==> flow/design.v <==
module PWM_duty_cycle (
    input clk,            
    input rst,            
    input pwm_in,         
    output reg [7:0] duty_cycle   
);
    reg [15:0] high_count, total_count;   
    reg pwm_prev;        
    reg update_flag;     
    reg first_period;    
    always @(posedge clk or posedge rst) begin
        if (rst) begin
            high_count <= 0;
            total_count <= 0;
            duty_cycle <= 0;
            pwm_prev <= 0;
            update_flag <= 0;
            first_period <= 1;   
        end else begin
            total_count <= total_count + 1;
            if (pwm_in) high_count <= high_count + 1;
            if (pwm_prev && ~pwm_in) begin
                if (!first_period && total_count > 0) begin
                    duty_cycle <= (high_count * 100) / total_count;   
                end
                first_period <= 0;   
                high_count <= 0;
                total_count <= 0;
            end
            pwm_prev <= pwm_in;   
        end
    end
endmodule
make LEC_CHECK=0 ABC_AREA=1 CAP_MARGIN=20 CORE_MARGIN=2 CORE_UTILIZATION=72 CTS_CLUSTER_DIAMETER=371 CTS_CLUSTER_SIZE=100 PLACE_DENSITY=0.43 SLEW_MARGIN=20 TNS_END_PERCENT=10 finish   # period 50.0 ns
run.sh (not shown) runs the stock make flow with config.mk's settings and CLKGATE_MAP_FILE=.
The first run stopped in 3_5_place_dp.
==> next run, changes <==
--- a/flow/config.mk
+++ b/flow/config.mk
@@ -10,7 +10,5 @@
 export CORE_MARGIN = 2
 export CORE_UTILIZATION = 72
-export CTS_CLUSTER_DIAMETER = 371
-export CTS_CLUSTER_SIZE = 100
-export PLACE_DENSITY = 0.43
+export PLACE_DENSITY = 0.38
 export SLEW_MARGIN = 20
 export TNS_END_PERCENT = 10
==> flow/constraint.sdc (replaced) <==
create_clock -name core_clock -period 65.2 [get_ports {clk}]
set_input_delay 13.0400 -clock core_clock [delete_from_list [all_inputs] [get_ports {clk}]]
set_output_delay 13.0400 -clock core_clock [all_outputs]
set_load 0.01 [all_outputs]
Outcome: With this change the flow produced a layout that fails on setup timing; area after synthesis is unchanged; synthesized cell count is unchanged; die size is unchanged.
==> next run, changes <==
--- a/flow/config.mk
+++ b/flow/config.mk
@@ -6,9 +6,6 @@
 export NUM_CORES = 4
 export LEC_CHECK = 0
-export ABC_AREA = 1
 export CAP_MARGIN = 20
 export CORE_MARGIN = 2
-export CORE_UTILIZATION = 72
-export PLACE_DENSITY = 0.38
+export CORE_UTILIZATION = 40
 export SLEW_MARGIN = 20
-export TNS_END_PERCENT = 10
==> flow/constraint.sdc (replaced) <==
create_clock -name core_clock -period 110.0 [get_ports {clk}]
set_input_delay 22.0000 -clock core_clock [delete_from_list [all_inputs] [get_ports {clk}]]
set_output_delay 22.0000 -clock core_clock [all_outputs]
set_load 0.01 [all_outputs]
Now the flow passed the timing, DRC and antenna checks.
Design area fell by 13%.
Routed wire length fell by about 4%.
Clock skew stays flat.
==> next run, changes <==
--- a/flow/config.mk
+++ b/flow/config.mk
@@ -6,6 +6,10 @@
 export NUM_CORES = 4
 export LEC_CHECK = 0
-export CAP_MARGIN = 20
+export CAP_MARGIN = 0
+export CORE_ASPECT_RATIO = 0.5
 export CORE_MARGIN = 2
-export CORE_UTILIZATION = 40
+export CORE_UTILIZATION = 44
+export GPL_ROUTABILITY_DRIVEN = 0
+export PLACE_DENSITY_LB_ADDON = 0.05
 export SLEW_MARGIN = 20
+export TNS_END_PERCENT = 10
Wire length rises by about 2.3%.
Setup slack gains 0.69 ns.
Synthesized area stays the same.
Final cell count falls by 1.4%.
Global-route usage rises by 3.7 points.
Worst hold slack gains 0.0050 ns.
Utilization rises by 4.3 points.
Cell area is about the same.
Non-clock buffer count rises by 3.
Via count hardly moves.

---

run A:
// PWM_duty_cycle: RTL as listed in full above, without the edits since
clock: 154.0 ns
lec_check: 0
abc_area: 1
cap_margin: 15
cell_pad_in_sites_detail_placement: 2
cell_pad_in_sites_global_placement: 1
core_margin: 2
core_utilization: 40
cts_cluster_diameter: 160
gpl_routability_driven: 0
max_routing_layer: met4
place_density_lb_addon: 0.24
setup_slack_margin: 5.0
slew_margin: 20
Run status, run A: aborted in detailed placement (3_5_place_dp), error DPL-0033
Input changes introduced in run B (baseline for comparison: run A):
# run A
export LEC_CHECK = 0
export ABC_AREA = 1
export CAP_MARGIN = 15
export CELL_PAD_IN_SITES_DETAIL_PLACEMENT = 2
export CELL_PAD_IN_SITES_GLOBAL_PLACEMENT = 1
export CORE_MARGIN = 2
export CORE_UTILIZATION = 40
export CTS_CLUSTER_DIAMETER = 160
export GPL_ROUTABILITY_DRIVEN = 0
export MAX_ROUTING_LAYER = met4
export PLACE_DENSITY_LB_ADDON = 0.24
export SETUP_SLACK_MARGIN = 5.0
export SLEW_MARGIN = 20
create_clock -name core_clock -period 154.0 [get_ports {clk}]
# run B
export LEC_CHECK = 0
export ABC_AREA = 1
export CAP_MARGIN = 15
export CELL_PAD_IN_SITES_DETAIL_PLACEMENT = 0
export CELL_PAD_IN_SITES_GLOBAL_PLACEMENT = 0
export CORE_ASPECT_RATIO = 0.5
export CORE_MARGIN = 2
export CORE_UTILIZATION = 40
export CTS_CLUSTER_DIAMETER = 160
export CTS_CLUSTER_SIZE = 28
export GPL_ROUTABILITY_DRIVEN = 0
export HOLD_SLACK_MARGIN = -0.05
export MAX_ROUTING_LAYER = met5
export PLACE_DENSITY_LB_ADDON = 0.24
export SETUP_SLACK_MARGIN = 5.0
export SLEW_MARGIN = 20
create_clock -name core_clock -period 154.0 [get_ports {clk}]
Findings:
Run B ran to completion and came out clean on the timing, DRC and antenna checks. Reported for run B and run A, compound-cell area share of the yosys netlist turned out identical to the last digit. Taking run A as the reference, in run B total cells reported by yosys after synthesis essentially unchanged; share of synthesized cell area in and, or, nand and nor gates essentially unchanged; area fraction in xor and xnor cells essentially unchanged. Between run B and run A, the y dimension of the die is higher for run A. Going from run A to run B, area after synthesis comparable; placement row count dropped 35; number of storage elements in the synthesis netlist essentially unchanged; width of the die increased by about 40% relative to the old numbers; synthesized cell count saw little to no change. On overall die area, run B and run A are neck and neck.
## Diff of input files: run C against run B
# run B
export LEC_CHECK = 0
export ABC_AREA = 1
export CAP_MARGIN = 15
export CELL_PAD_IN_SITES_DETAIL_PLACEMENT = 0
export CELL_PAD_IN_SITES_GLOBAL_PLACEMENT = 0
export CORE_ASPECT_RATIO = 0.5
export CORE_MARGIN = 2
export CORE_UTILIZATION = 40
export CTS_CLUSTER_DIAMETER = 160
export CTS_CLUSTER_SIZE = 28
export GPL_ROUTABILITY_DRIVEN = 0
export HOLD_SLACK_MARGIN = -0.05
export MAX_ROUTING_LAYER = met5
export PLACE_DENSITY_LB_ADDON = 0.24
export SETUP_SLACK_MARGIN = 5.0
export SLEW_MARGIN = 20
create_clock -name core_clock -period 154.0 [get_ports {clk}]
# run C
export LEC_CHECK = 0
export ABC_AREA = 1
export CAP_MARGIN = 15
export CELL_PAD_IN_SITES_DETAIL_PLACEMENT = 2
export CORE_MARGIN = 2
export CORE_UTILIZATION = 40
export CTS_CLUSTER_DIAMETER = 160
export MAX_ROUTING_LAYER = met4
export SETUP_SLACK_MARGIN = 5.0
export SLEW_MARGIN = 20
create_clock -name core_clock -period 154.0 [get_ports {clk}]
### Flow results
Summary of run B and run C: one run falls short of a clean finish, namely run C.
Run C -> run B: async set or reset register ratio after synthesis delta 0, exact match
Status: netlist area before placement parity (run B, run C)
In run C, horizontal extent of the die is lower than in run B.
Top-level I/O count: run C vs run B identical
Number of rows created at floorplan: higher on run C
Per the comparison of run C with run B, synthesis area per yosys stayed essentially flat; die footprint stayed essentially flat.

---

RTL: the design.v shown in full above, as it stands there.
Settings: LEC_CHECK=0, CAP_MARGIN=20, CELL_PAD_IN_SITES_DETAIL_PLACEMENT=0, CELL_PAD_IN_SITES_GLOBAL_PLACEMENT=1, CORE_ASPECT_RATIO=0.66, CORE_MARGIN=7, CORE_UTILIZATION=52, CTS_CLUSTER_SIZE=16, GPL_ROUTABILITY_DRIVEN=1, GPL_TIMING_DRIVEN=1, HOLD_SLACK_MARGIN=0.07, MAX_ROUTING_LAYER=met4, MIN_ROUTING_LAYER=met1, PLACE_DENSITY_LB_ADDON=0.09, SETUP_SLACK_MARGIN=0.82, SLEW_MARGIN=20; clock period 179.0 ns.
Change:
- CELL_PAD_IN_SITES_DETAIL_PLACEMENT: 0 -> 1
- CELL_PAD_IN_SITES_GLOBAL_PLACEMENT: 1 -> 2
- CORE_MARGIN: 7 -> 2
- CTS_CLUSTER_SIZE: 16 -> 65
- GPL_ROUTABILITY_DRIVEN: 1 -> 0
- GPL_TIMING_DRIVEN: 1 -> unset
- HOLD_SLACK_MARGIN: 0.07 -> unset
- MAX_ROUTING_LAYER: met4 -> unset
- MIN_ROUTING_LAYER: met1 -> met2
Outcome: The new run aborted during global placement without I/O (3_1_place_gp_skip_io) with FLW-0024. Die size shrinks by 6.9%. Synthesized cell count stays the same. Synthesized area does not change.
Change:
- CELL_PAD_IN_SITES_DETAIL_PLACEMENT: 1 -> 0
- CELL_PAD_IN_SITES_GLOBAL_PLACEMENT: 2 -> 3
- CORE_MARGIN: 2 -> 7
- CORE_UTILIZATION: 52 -> 27
- CTS_CLUSTER_DIAMETER: unset -> 317
- CTS_CLUSTER_SIZE: 65 -> 16
- GPL_TIMING_DRIVEN: unset -> 1
- HOLD_SLACK_MARGIN: unset -> -0.06
- MAX_ROUTING_LAYER: unset -> met4
- MIN_ROUTING_LAYER: met2 -> met1
- PLACE_DENSITY: unset -> 0.93
- PLACE_DENSITY_LB_ADDON: 0.09 -> unset
Outcome: This time the run completed with no timing, DRC or antenna violations; die area climbs by 100%; synthesized area does not change; synthesized cell count stays the same.
Change:
- ABC_AREA: unset -> 1
- CELL_PAD_IN_SITES_DETAIL_PLACEMENT: 0 -> unset
- CELL_PAD_IN_SITES_GLOBAL_PLACEMENT: 3 -> unset
- CORE_ASPECT_RATIO: 0.66 -> unset
- CORE_MARGIN: 7 -> 2
- CORE_UTILIZATION: 27 -> 72
- CTS_CLUSTER_DIAMETER: 317 -> unset
- CTS_CLUSTER_SIZE: 16 -> unset
- GPL_ROUTABILITY_DRIVEN: 0 -> unset
- GPL_TIMING_DRIVEN: 1 -> unset
- HOLD_SLACK_MARGIN: -0.06 -> unset
- MAX_ROUTING_LAYER: met4 -> unset
- MIN_ROUTING_LAYER: met1 -> unset
- PLACE_DENSITY: 0.93 -> unset
- SETUP_SLACK_MARGIN: 0.82 -> unset
- clock period: 179.0 -> 111.0 ns (I/O delays scaled with it)
The new run went through all stages and came out clean; non-clock buffer count falls by 34; final area rises by 1.1%; utilization rises by 45 points.
